## run 1
==> flow/design.v <==
`timescale 1ns / 1ps
module fifo
(
 input we,  
 input re,
 input clk,
 input rst,
 input [7:0] data_in,
 output full,
 output reg [7:0] data_o,
 output  empty
);
integer i;
reg [4:0] pr,pw;
reg [7:0] mem [31:0];
assign empty = (pw == pr);
assign full  = ((pw + 5'd1) == pr);
 always@(posedge clk )
begin
 if(!rst)
  begin
   pr<=5'd1;
   pw<=5'd1;
   for(i=0;i<=31;i=i+1)
    begin
      mem[i]<=8'b0;
    end
  end
else
begin
  if(re&&!empty)
   begin
     data_o<=mem[pr];
     pr<=pr+5'd1;
   end
  if(we&&!full )
   begin
     mem[pw]<=data_in;
     pw<=pw+5'd1;
   end
end
end
endmodule
`timescale 1ns / 1ps
module UART_User_interface(
input [7:0]data_in,
input [2:0]addr,
input wr_en,
input rd_en,
input rst,
input clk,
input fifo_full,
output reg [7:0]AXI_data_out,
output reg [7:0]data_fifo,
output reg fifo_wr_en,
output     [7:0]reg_array0,
output     [7:0]reg_array1,
output     [7:0]reg_array3,
output     [7:0]reg_array4
    );
 reg [7:0] mem [0:7];
assign reg_array0=mem[0];    
assign reg_array1=mem[1];    
assign reg_array3=mem[3];    
assign reg_array4=mem[4];    
always @ (posedge clk) begin
 if (!rst) begin
   mem[0] <= 8'b0;
   mem[1] <= 8'b0;
   mem[2] <= 8'b0;
   mem[3] <= 8'b0;
   mem[4] <= 8'b0;
   mem[5] <= 8'b0;
   mem[6] <= 8'b0;
   mem[7] <= 8'b0;
   AXI_data_out <= 8'b0;
   data_fifo <= 8'b0;
   fifo_wr_en <= 1'b0;
    end
 else begin
   if (wr_en) 
      begin
       mem[addr] <= data_in;
       AXI_data_out <= 0;
         if (addr== 3'b000&& !fifo_full && reg_array3[7] == 0)
         begin                              
            fifo_wr_en <= 1'b1;             
            data_fifo <= data_in;
            mem[5] <= 8'b11111101;
         end 
         else 
         begin
            mem[5]<= 8'b11111111;
            fifo_wr_en <= 1'b0;
            data_fifo <= 8'b0;
         end  
   end	  
   else if (rd_en) begin
	       AXI_data_out <= mem[addr];
	       fifo_wr_en <= 1'b0;
   end
   else begin
	      AXI_data_out <= 0;
	      fifo_wr_en <= 1'b0;
	      mem[5]<= 8'b11111111;
   end	 
 end
end
endmodule
`timescale 1ns / 1ps
module c_div
(
input control,               
input clk_cpu,               
input rst,
input [7:0] tx,              
input [7:0] rate,            
output reg baud_clock,       
output reg baud_tick         
);
reg [15:0] value_rate;
reg  [22:0] int_counter;
reg generate_clk;
always @( posedge clk_cpu)
begin
	if (!rst)
		begin
         value_rate <=16'b0;
		 int_counter <= 0;
	     baud_clock <=1;
         generate_clk <= 0;
         baud_tick <= 0;
		end
    else if (control) begin
         value_rate <= {rate,tx};
         generate_clk <= 1;
         baud_tick <= 0;
    end
    else if (generate_clk) begin
	      if (int_counter == ((value_rate/2)))   
		     begin
		      int_counter <= 0;
		      baud_clock <= ~baud_clock;
		      baud_tick <= ~baud_clock;
		      end
	      else begin
		      int_counter <= int_counter + 1;
		      baud_tick <= 0;
	      end
          end
    else begin
             value_rate <= 16'b0;
		     int_counter <= 0;
	         baud_clock <=1;
	         baud_tick <= 0;
         end
end
endmodule
`timescale 1ns / 1ps
module Process(
    input LCR0,                            
    input LCR1,
    input LCR2,                            
    input LCR3,                            
    input LCR4,                           
    input LCR5,
    input [7:0] data_in,  
    input fifo_empty,                      
    input clk,
    input reset,
    input tx_ready,                       
    output reg  fifo_read,                
    output reg [8:0] data_out,  
    output reg  [3:0] data_length,
    output reg [1:0] num_stop_bit,     
    output reg data_out_active         
    );
 reg  [3:0] data_in_length ;
 reg [7:0] data;
 reg [2:0] state;
 reg [2:0] next_state;
 reg parity;
 parameter  IDLE = 1'b0;
 parameter  data_processing = 1'b1;
always @(posedge clk)
begin
  if (reset==0)  state<= IDLE;
  else           state<= next_state;
end
always @*
 begin
   data_out_active =  0;
   data_out =0;
   num_stop_bit =0;
   data_length =0;
   fifo_read = 0;
   data = 0;
   data_in_length = 0;
   parity = 0;
   next_state = IDLE;
   case (state)
   IDLE:
     begin
    if ( fifo_empty == 0 && tx_ready)   
       begin                            
      fifo_read = 1;                     
     next_state = data_processing ;
       end
 end
data_processing:
    begin
    data_out_active=1;
 case({LCR0,LCR1})               
      2'b00:   begin data_in_length =5; data = {3'b000, data_in[4:0]}; end
      2'b01:   begin data_in_length =6; data = {2'b00,  data_in[5:0]}; end
      2'b10:   begin data_in_length =7; data = {1'b0,   data_in[6:0]}; end
      default: begin data_in_length =8; data = data_in;               end
 endcase
 parity = (^data) ^ LCR5;
     if (LCR3==1)
 begin
      data_length = data_in_length + 4'd1 ;
      data_out = {1'b0,data} | ({8'b0,parity} << data_in_length) ;
     end
 else
      begin
      data_length =  data_in_length;
      data_out = {1'b0,data};
      end
 case (LCR2)                             
 1'b0:    num_stop_bit=2'b01;    
 default: begin
        case({LCR0,LCR1})
        2'b00:   num_stop_bit=2'b10 ;     
        default: num_stop_bit= 2'b11 ;    
        endcase
     end
endcase
    if(!tx_ready)
       next_state=  IDLE;
    else
       next_state=  data_processing ;
    end
 default: begin
    next_state = IDLE;
 end
endcase
 end
endmodule
`timescale 1ns / 1ps
module transmitter(
    input [8:0] data_in,           
    input [1:0] num_stop_bit,
    input reset,
    input [3:0] data_length,            
    input MCR1,                   
    input clk,                   
    input baud_tick,             
    input data_valid ,            
    input n_CTS ,
    output reg  serial_data_out,
    output reg  n_RTS,                       
    output reg  tx_done,          
    output tx_ready              
    );
  reg  [9:0] data;
  reg [13:0] clk_counter;
  reg [3:0] length;
  reg [3:0] bit_counter;  
  reg start_transmit;
  reg tx;
  assign tx_ready = !tx_done;
always @(posedge clk)
 begin
   if (!reset) begin
        data <= 0;
        length <= 0;
        clk_counter <=0;
        bit_counter <= 0;
        n_RTS <= 1;
        tx_done <=0;
        serial_data_out <= 1;
        tx <=1;
       end
   else if (!baud_tick) begin
   end
   else if (data_valid && MCR1 && tx && !n_CTS) begin
         data <= {data_in[8:0],1'b0};      
         length <= data_length;
         bit_counter <= 0;
         tx_done <= 0;
         n_RTS <= 1;    
         tx <=0;
   end 
  else if ( MCR1 && !tx)begin
    n_RTS <= 0;   
    if (bit_counter <= length) begin
       if (clk_counter == 15) begin              
          clk_counter <=  0;                     
          bit_counter <= bit_counter + 1;
          serial_data_out <= data[0];
          data <= {1'b0,data[9:1]};
          end
       else  begin
          serial_data_out <= data[0];
          clk_counter <= clk_counter +1;
        end      
     end
    else begin
     n_RTS <= 0;
        case (num_stop_bit)
      2'b01: begin
           if (clk_counter == 15)begin             
             clk_counter <=  0;
             tx_done <= 1;
             tx<=1;       
             serial_data_out <= 1;
              end
           else  begin
             serial_data_out <=1;
             clk_counter <= clk_counter +1;            
           end
       end
      2'b10:begin                         
           if (clk_counter == 23)begin            
             clk_counter <=  0;
             tx_done <= 1;
             tx<=1;     
             serial_data_out <=1;
              end
           else  begin
             clk_counter <= clk_counter +1;
              serial_data_out <=1;              
              end         
       end
    2'b11:begin
           if (clk_counter == 31)begin             
             clk_counter <=  0;
             tx_done <= 1;
             tx<=1;      
             serial_data_out <=1;
              end
           else  begin
             clk_counter <= clk_counter +1;
             serial_data_out <=1;             
              end         
      end
    default begin
           if (clk_counter == 15)begin             
             clk_counter <=  0;
             tx_done <= 1;
             tx<=1;         
             serial_data_out <=1;
              end
           else  begin
             clk_counter <= clk_counter +1; 
             serial_data_out <=1;            
              end       
     end
     endcase
    end    
 end
 else begin
       data <= 0;
       length <= 0;
       clk_counter <=0;
       bit_counter <= 0;
       n_RTS <= 1;
       tx_done <=0;
       serial_data_out <= 1;
       tx <= 1;
 end 
end
endmodule
`timescale 1ns / 1ps
module UART_Top_Module(
input clk,                      
input rst,                      
input [7:0] data_in,            
input wr_en,rd_en,              
input [2:0] address,            
output  [7:0]data_o,            
output  serial_data_out,        
output  n_RTS,                  
output  tx_done,                
input   n_CTS                 
);
wire b1;
wire [7:0]b2;
wire b3;
wire [7:0]ar0;
wire [7:0]ar1;
wire [7:0]ar3;
wire [7:0]ar4;
wire e1, e2;
wire [8:0]e3;
wire [1:0]e4;
wire [3:0]e5;
wire e6;
wire c1, c3;
wire [7:0]c2;
wire  d1, d2;
assign tx_done = e6;
 UART_User_interface UI1 ( .clk(clk), .rst(rst),
  .wr_en(wr_en), .rd_en(rd_en), .data_in(data_in)
  , .addr(address), .fifo_full(b1),
  .data_fifo(b2), .fifo_wr_en(b3), .AXI_data_out(data_o),
  .reg_array0(ar0), .reg_array1(ar1), .reg_array3(ar3)
  , .reg_array4(ar4)
  );
  fifo F1( .clk(clk), .rst(rst),
  .we(b3), .data_in(b2), .re(c1),
  .full(b1), .data_o(c2), .empty(c3));
  c_div CD1( .rst(rst),
  .clk_cpu(clk), .tx(ar0), .rate(ar1), .control(ar3[7]),
  .baud_clock(d1), .baud_tick(d2));
  Process pr(
  .clk(clk), 
  .reset(rst),
  .data_in(c2), 
  .fifo_empty(c3), 
  .tx_ready(e1),
  .LCR0(ar3[0]), 
  .LCR1(ar3[1]),
  .LCR2(ar3[2]),
  .LCR3(ar3[3]),
  .LCR4(ar3[4]),
  .LCR5(ar3[5]),
  .fifo_read(c1), 
  .data_out_active(e2),
  .data_out(e3), 
  .num_stop_bit(e4),
  .data_length(e5));
  transmitter TX(  .reset(rst),
  .data_valid(e2), .data_in(e3), .num_stop_bit(e4), .data_length(e5), .MCR1(ar4[1]), .clk(clk), .baud_tick(d2),
  .serial_data_out(serial_data_out), .n_RTS(n_RTS), .tx_done(e6),.tx_ready(e1),.n_CTS(n_CTS));
 endmodule
make LEC_CHECK=0 CAP_MARGIN=20 CORE_MARGIN=2 CORE_UTILIZATION=72 CTS_CLUSTER_SIZE=31 PLACE_DENSITY_LB_ADDON=0.0 SETUP_SLACK_MARGIN=0.63 SLEW_MARGIN=20 finish   # period 2.18 ns
run.sh (not shown) runs the stock make flow with config.mk's settings and CLKGATE_MAP_FILE=.
Every stage of run 1 finished as expected; the final checks, on the other hand, flagged negative setup slack, which means the layout fails.
Changes in run 2 relative to run 1:
--- a/flow/config.mk
+++ b/flow/config.mk
@@ -10,4 +10,4 @@
 export CORE_UTILIZATION = 72
-export CTS_CLUSTER_SIZE = 31
-export PLACE_DENSITY_LB_ADDON = 0.0
+export CTS_CLUSTER_DIAMETER = 26
+export PLACE_DENSITY_LB_ADDON = 0.01
 export SETUP_SLACK_MARGIN = 0.63
==> comparison <==
- Run 2 did not finish; the tool stopped in clock tree synthesis (4_1_cts) with error DPL-0033.
- Reported for run 1 and run 2, area reported by Yosys stat turned out identical to the last digit.
- As far as die span in x goes, run 1 and run 2 are indistinguishable; the numbers are identical.
- Delta (run 2 minus run 1): routability-driven placement congestion ratio picked up an extra 9.7%; number of nets in the synthesized netlist neither gained nor lost much.
Here is what was changed in the inputs of run 3 compared with run 2.
--- a/flow/config.mk
+++ b/flow/config.mk
@@ -10,5 +10,4 @@
 export CORE_UTILIZATION = 72
-export CTS_CLUSTER_DIAMETER = 26
-export PLACE_DENSITY_LB_ADDON = 0.01
-export SETUP_SLACK_MARGIN = 0.63
+export CTS_CLUSTER_DIAMETER = 42
+export SETUP_SLACK_MARGIN = 1.07
 export SLEW_MARGIN = 20
==> flow/constraint.sdc <==
create_clock -name core_clock -period 3.93 [get_ports {clk}]
set_input_delay 0.7860 -clock core_clock [delete_from_list [all_inputs] [get_ports {clk}]]
set_output_delay 0.7860 -clock core_clock [all_outputs]
set_load 0.01 [all_outputs]
[summary]
Run 3 finished end to end and its layout was clean on timing, DRC and antenna. From run 3 to run 2, number of standard cells reported by yosys did not move at all. Between run 3 and run 2, placement-stage cell area is lower for run 3, run 2 comes in above that. Final weighted congestion in routability-driven placement delta for run 3 relative to run 2: 9.8% lower. [compare] base=run 2 new=run 3: area fraction in full adders, half adders and majority gates held steady; post-synth design cell area level; post-placement cell count has decreased; post-detailed-placement half-perimeter wirelength -about 10%.
